Setup of run A:
==> flow/design.v (excerpt) <==
module i16_biquad(
    input CLK, RST,
    input unsigned [15:0] A,
    output signed [15:0] B,
    input signed [15:0] b_0,
    input signed [15:0] b_1,
    input signed [15:0] b_2,
    input signed [15:0] a_1,
    input signed [15:0] a_2
);
Size in the first run: about 6800 cells after synthesis, roughly 59000 sq um of cells after synthesis.
Settings: LEC_CHECK=0, ABC_AREA=1, CAP_MARGIN=20, CELL_PAD_IN_SITES_DETAIL_PLACEMENT=2, CELL_PAD_IN_SITES_GLOBAL_PLACEMENT=2, CORE_ASPECT_RATIO=1.1, CORE_MARGIN=7, CORE_UTILIZATION=68, CTS_CLUSTER_DIAMETER=46, GPL_ROUTABILITY_DRIVEN=1, GPL_TIMING_DRIVEN=0, MIN_ROUTING_LAYER=met2, PLACE_DENSITY_LB_ADDON=0.06, SETUP_SLACK_MARGIN=0.36, SLEW_MARGIN=20, TNS_END_PERCENT=5; clock period 22.4 ns.
run.sh (not shown) runs the stock make flow with config.mk's settings and CLKGATE_MAP_FILE=.
Run A | ERROR | global placement without I/O
Modified inputs, run B compared to run A
==> flow/config.mk <==
export PLATFORM = sky130hd
export DESIGN_NAME = i16_biquad
export DESIGN_NICKNAME = i16_biquad
export VERILOG_FILES = /design/flow/design.v
export SDC_FILE = /design/flow/constraint.sdc
export NUM_CORES = 4
export LEC_CHECK = 0
export CAP_MARGIN = 20
export CORE_ASPECT_RATIO = 0.94
export CORE_MARGIN = 7
export CORE_UTILIZATION = 56
export CTS_CLUSTER_DIAMETER = 317
export CTS_CLUSTER_SIZE = 98
export GPL_ROUTABILITY_DRIVEN = 1
export GPL_TIMING_DRIVEN = 1
export HOLD_SLACK_MARGIN = 0.26
export PLACE_DENSITY_LB_ADDON = 0.06
export SETUP_SLACK_MARGIN = 0.36
export SLEW_MARGIN = 20
export TNS_END_PERCENT = 5
==> flow/constraint.sdc <==
create_clock -name core_clock -period 23.7 [get_ports {CLK}]
set_input_delay 4.7400 -clock core_clock [delete_from_list [all_inputs] [get_ports {CLK}]]
set_output_delay 4.7400 -clock core_clock [all_outputs]
set_load 0.01 [all_outputs]
==> results <==
Out of run A and run B, the only run to close with the timing, design-rule and antenna checks passing was run B.
Run B vs. run A: register share after synthesis closely matched the old numbers; die outline width increased by 51 um relative to the old numbers; chip height increased by 2.9 um relative to the old numbers; count of standard-cell rows increased by 0.89% relative to the old numbers.
Looking at chip area in the Yosys report, run B sits about 1.8% lower than run A does.
On net count after synthesis: run B sits below run A.
Run B gives less number of standard cells after synthesis than run A did.
Die: run B bigger than run A
Relative to run B, the following input files were edited for run C:
--- a/flow/config.mk
+++ b/flow/config.mk
@@ -8,7 +8,7 @@
 export CAP_MARGIN = 20
+export CELL_PAD_IN_SITES_DETAIL_PLACEMENT = 2
+export CELL_PAD_IN_SITES_GLOBAL_PLACEMENT = 1
 export CORE_ASPECT_RATIO = 0.94
 export CORE_MARGIN = 7
-export CORE_UTILIZATION = 56
-export CTS_CLUSTER_DIAMETER = 317
-export CTS_CLUSTER_SIZE = 98
+export CORE_UTILIZATION = 18
 export GPL_ROUTABILITY_DRIVEN = 1
@@ -19,2 +19,2 @@
 export SLEW_MARGIN = 20
-export TNS_END_PERCENT = 5
+export TNS_END_PERCENT = 65
==> comparison <==
- Wire length of the first global-routing pass delta (run C − run B): unfavourable
- Delta (run C minus run B): clock buffer and inverter area fraction after layout has remained practically unchanged, met2 capacity usage during global routing has decreased, wire length has increased.
- The transition time at the pin with the least slew margin in run C was higher than what run B gave.
- Run B fits on a die that is smaller than the die of run C.
Changes in run D relative to run C:
--- a/flow/config.mk
+++ b/flow/config.mk
@@ -7,2 +7,3 @@
 export LEC_CHECK = 0
+export ABC_AREA = 1
 export CAP_MARGIN = 20
@@ -14,4 +15,5 @@
 export GPL_ROUTABILITY_DRIVEN = 1
-export GPL_TIMING_DRIVEN = 1
+export GPL_TIMING_DRIVEN = 0
 export HOLD_SLACK_MARGIN = 0.26
+export MIN_ROUTING_LAYER = met2
 export PLACE_DENSITY_LB_ADDON = 0.06
Notes after the runs:
- Run D: all stages complete, timing, DRC and antenna checks passed
- Taking run D over run C, the post-detailed-route via-to-cell ratio ratio works out to 1.4.
- Delta (run D minus run C): mean cell area of the mapped netlist moved down.
- Run D against run C: die area rose by about 1.8%, number of violations reported at the end of detailed-routing iteration 0 rose by 4630.

* * *

Setup of v26:
i16_biquad again, from the RTL that the note above started with.
==> flow/config.mk <==
export PLATFORM = sky130hd
export DESIGN_NAME = i16_biquad
export DESIGN_NICKNAME = i16_biquad
export VERILOG_FILES = /design/flow/design.v
export SDC_FILE = /design/flow/constraint.sdc
export NUM_CORES = 4
export LEC_CHECK = 0
export ABC_AREA = 1
export CAP_MARGIN = 20
export CORE_MARGIN = 2
export CORE_UTILIZATION = 71
export CTS_CLUSTER_DIAMETER = 373
export CTS_CLUSTER_SIZE = 100
export SETUP_SLACK_MARGIN = 0.77
export SLEW_MARGIN = 20
==> flow/constraint.sdc <==
create_clock -name core_clock -period 5.8 [get_ports {CLK}]
set_input_delay 1.1600 -clock core_clock [delete_from_list [all_inputs] [get_ports {CLK}]]
set_output_delay 1.1600 -clock core_clock [all_outputs]
set_load 0.01 [all_outputs]
The flow completed for v26, but it is not clean: the layout still shows negative setup slack.
[inputs] v15 vs v26
Settings: swapping 100 for 97 in CTS_CLUSTER_SIZE; putting PLACE_DENSITY at 0.38 where nothing was set; clearing ABC_AREA, which used to be 1; clearing CTS_CLUSTER_DIAMETER, which used to be 373; clearing SETUP_SLACK_MARGIN, which used to be 0.77; putting TNS_END_PERCENT at 35 where nothing was set; swapping 71 for 59 in CORE_UTILIZATION; swapping 5.8 for 12.5 in the clock period (ns, I/O delays scaled along).
==> results <==
- v15 completed end to end; final checks failed (negative setup slack).
- Delay contributed by the slowest stage of the critical path delta for v15 relative to v26: 170 ps lower
- The post-layout instance count excluding filler cells in v26 is 1.12 times that in v15.
- Synthesized-area fraction occupied by and/or/nand/nor cells in v15 is 0.56 points above v26.
Modified inputs, v8 compared to v15
Settings: PLACE_DENSITY removed (was 0.38); TNS_END_PERCENT removed (was 35); CTS_CLUSTER_SIZE removed (was 97); CORE_UTILIZATION changed from 59 to 31; the clock period (ns, I/O delays scaled along) changed from 12.5 to 15.8.
- Layout checks on v15: not met. Flow itself completed; violations: negative setup slack.
- v8: full flow OK, the timing, design-rule and antenna checks passed
- Compared with v15, post-detailed-placement cell area in v8 increased slightly.
- From v15 to v8 the numbers moved as follows: final worst-path setup slack grew by 2450 ps; total antenna diodes in the routed design went up by 10; via count roughly the same; count of TritonRoute iterations in the first routing pass increased 2.
- v8 against v15: global-route track usage on met3 now sits lower; die height rose about 37%; total die size up about 90%.
Modified inputs, v17 compared to v8
Settings: PLACE_DENSITY_LB_ADDON newly set to 0.2; CORE_UTILIZATION changed from 31 to 72; CORE_ASPECT_RATIO newly set to 0.5; the clock period (ns, I/O delays scaled along) changed from 15.8 to 13.6.
Findings:
v8 did not stop at any stage, and its layout met the timing, design-rule and antenna checks. Final checks on v17, whose flow otherwise completed, came back failing, citing negative setup slack. | total of plain and repair buffers excluding clock buffers | v17 vs v8 | 18% higher |. v8 → v17: final cell count decreased by 1328 relative to the old numbers, setup slack decreased by 1730 ps relative to the old numbers.
The inputs of v19 differ from those of v17 as listed below.
Settings: CORE_ASPECT_RATIO removed (was 0.5); CORE_UTILIZATION changed from 72 to 40; PLACE_DENSITY_LB_ADDON removed (was 0.2); the clock period (ns, I/O delays scaled along) changed from 13.6 to 16.0.
## What came out
- v19 went all the way through synthesis, placement and routing and the layout is clean on timing, DRC and antenna.
- v17 finished all stages; layout check result: FAIL, due to negative setup slack.
- Comparing v17 and v19, the lower number of global-route vias before repair was measured on v19.
- Total number of vias was lower in v19 than in v17.
- In v19, the worst path setup slack after routing came out 1760 ps above the value in v17.

* * *

The RTL this note starts from:
==> flow/design.v <==
module i16_mul(
    input signed [15:0] A,
    input signed [15:0] B,
    output signed [31:0] P
);
assign P = A * B;
endmodule
module i18_mul(
    input signed [17:0] A,
    input signed [15:0] B_coef,
    output signed [33:0] P
);
assign P = A * B_coef;
endmodule
module i36_acc(
    input signed [33:0] A,
    input signed [31:0] B,
    input signed [35:0] _Z,
    output signed [35:0] S
);
wire signed [35:0] A_ext = {{2{A[33]}}, A};
wire signed [35:0] B_ext = {{4{B[31]}}, B};
assign S = A_ext + B_ext + _Z;
endmodule
module i36_delay(
    input CLK,
    input RST,
    input signed [35:0] STORE,
    output reg signed [35:0] READ
);
always @ (posedge CLK, negedge RST) begin
    if (!RST) begin
        READ <= 0;
    end else begin
        READ <= STORE;
    end
end
endmodule
module i36_trunc(
    input signed [35:0] A,
    output reg signed [15:0] B_sat,
    output reg signed [17:0] B
);
wire signed [35:0] shifted_inter = (A >>> 14);
wire signed [21:0] shifted = shifted_inter[21:0];
always @(*) begin
    B = $signed(shifted[17:0]);
    if (shifted > 22'sd32767) B_sat = 16'sd32767;
    else if (shifted < -22'sd32768) B_sat = -16'sd32768;
    else B_sat = $signed(shifted[15:0]);
end
endmodule
module i16_biquad(
    input CLK, RST,
    input unsigned [15:0] A,
    output signed [15:0] B,
    input signed [15:0] b_0,
    input signed [15:0] b_1,
    input signed [15:0] b_2,
    input signed [15:0] a_1,
    input signed [15:0] a_2
);
wire signed [17:0] feedback;
wire signed [31:0] P_b0;
wire signed [31:0] P_b1;
wire signed [31:0] P_b2;
wire signed [33:0] P_a1;
wire signed [33:0] P_a2;
wire signed [35:0] S_0;
wire signed [35:0] S_1;
wire signed [35:0] S_2;
wire signed [35:0] Z_0;
wire signed [35:0] Z_1;
i16_mul mul_b0(
    .A(A),
    .B(b_0),
    .P(P_b0)
);
i16_mul mul_b1(
    .A(A),
    .B(b_1),
    .P(P_b1)
);
i16_mul mul_b2(
    .A(A),
    .B(b_2),
    .P(P_b2)
);
i18_mul mul_a1(
    .A(feedback),
    .B_coef(a_1),
    .P(P_a1)
);
i18_mul mul_a2(
    .A(feedback),
    .B_coef(a_2),
    .P(P_a2)
);
i36_acc ACC_0(
    .A(P_a2),
    .B(P_b2),
    ._Z(36'sd0),
    .S(S_0)
);
i36_acc ACC_1(
    .A(P_a1),
    .B(P_b1),
    ._Z(Z_0),
    .S(S_1)
);
i36_acc ACC_2(
    .A(34'sd0),
    .B(P_b0),
    ._Z(Z_1),
    .S(S_2)
);
i36_delay DELAY_0(
    .CLK(CLK),
    .RST(RST),
    .STORE(S_0),
    .READ(Z_0)
);
i36_delay DELAY_1(
    .CLK(CLK),
    .RST(RST),
    .STORE(S_1),
    .READ(Z_1)
);
i36_trunc OUT(
    .A(S_2),
    .B(feedback),
    .B_sat(B)
);
endmodule
Settings: LEC_CHECK=0, ABC_AREA=0, CAP_MARGIN=20, CORE_MARGIN=2, CORE_UTILIZATION=72, CTS_CLUSTER_DIAMETER=366, CTS_CLUSTER_SIZE=99, GPL_ROUTABILITY_DRIVEN=0, PLACE_DENSITY=0.42, SLEW_MARGIN=20, TNS_END_PERCENT=10; clock period 9.36 ns.
The baseline finished but failed the layout checks on setup timing.
Change:
- ABC_AREA: 0 -> 1
The changed run ran to the end with violations: setup timing.
Via count rose by 17%.
Wire length climbs by 31%.
Area after synthesis is higher by 1.9%.
Global-route usage went up by 9.1 points.
Change:
- ABC_AREA: 1 -> default
- CORE_UTILIZATION: 72 -> 66
- CTS_CLUSTER_DIAMETER: 366 -> default
- CTS_CLUSTER_SIZE: 99 -> default
- GPL_ROUTABILITY_DRIVEN: 0 -> default
- PLACE_DENSITY: 0.42 -> default
- TNS_END_PERCENT: 10 -> default
- clock period: 9.36 -> 13.6 ns (I/O delays scaled with it)
The new run finished with setup timing left.
Cell area came out lower by a few percent.
Synthesized cell count came out lower by roughly a tenth.
Change:
- CORE_ASPECT_RATIO: default -> 0.5
- CORE_UTILIZATION: 66 -> 72
- CTS_CLUSTER_SIZE: default -> 43
- PLACE_DENSITY: default -> 0.36
- SETUP_SLACK_MARGIN: default -> 3.38
- TNS_END_PERCENT: default -> 40
Outcome: The new run completed, yet does not pass: setup timing. Sequential share of layout area hardly moves. Non-clock buffer count grows by 35. Wire length rises by 11%.
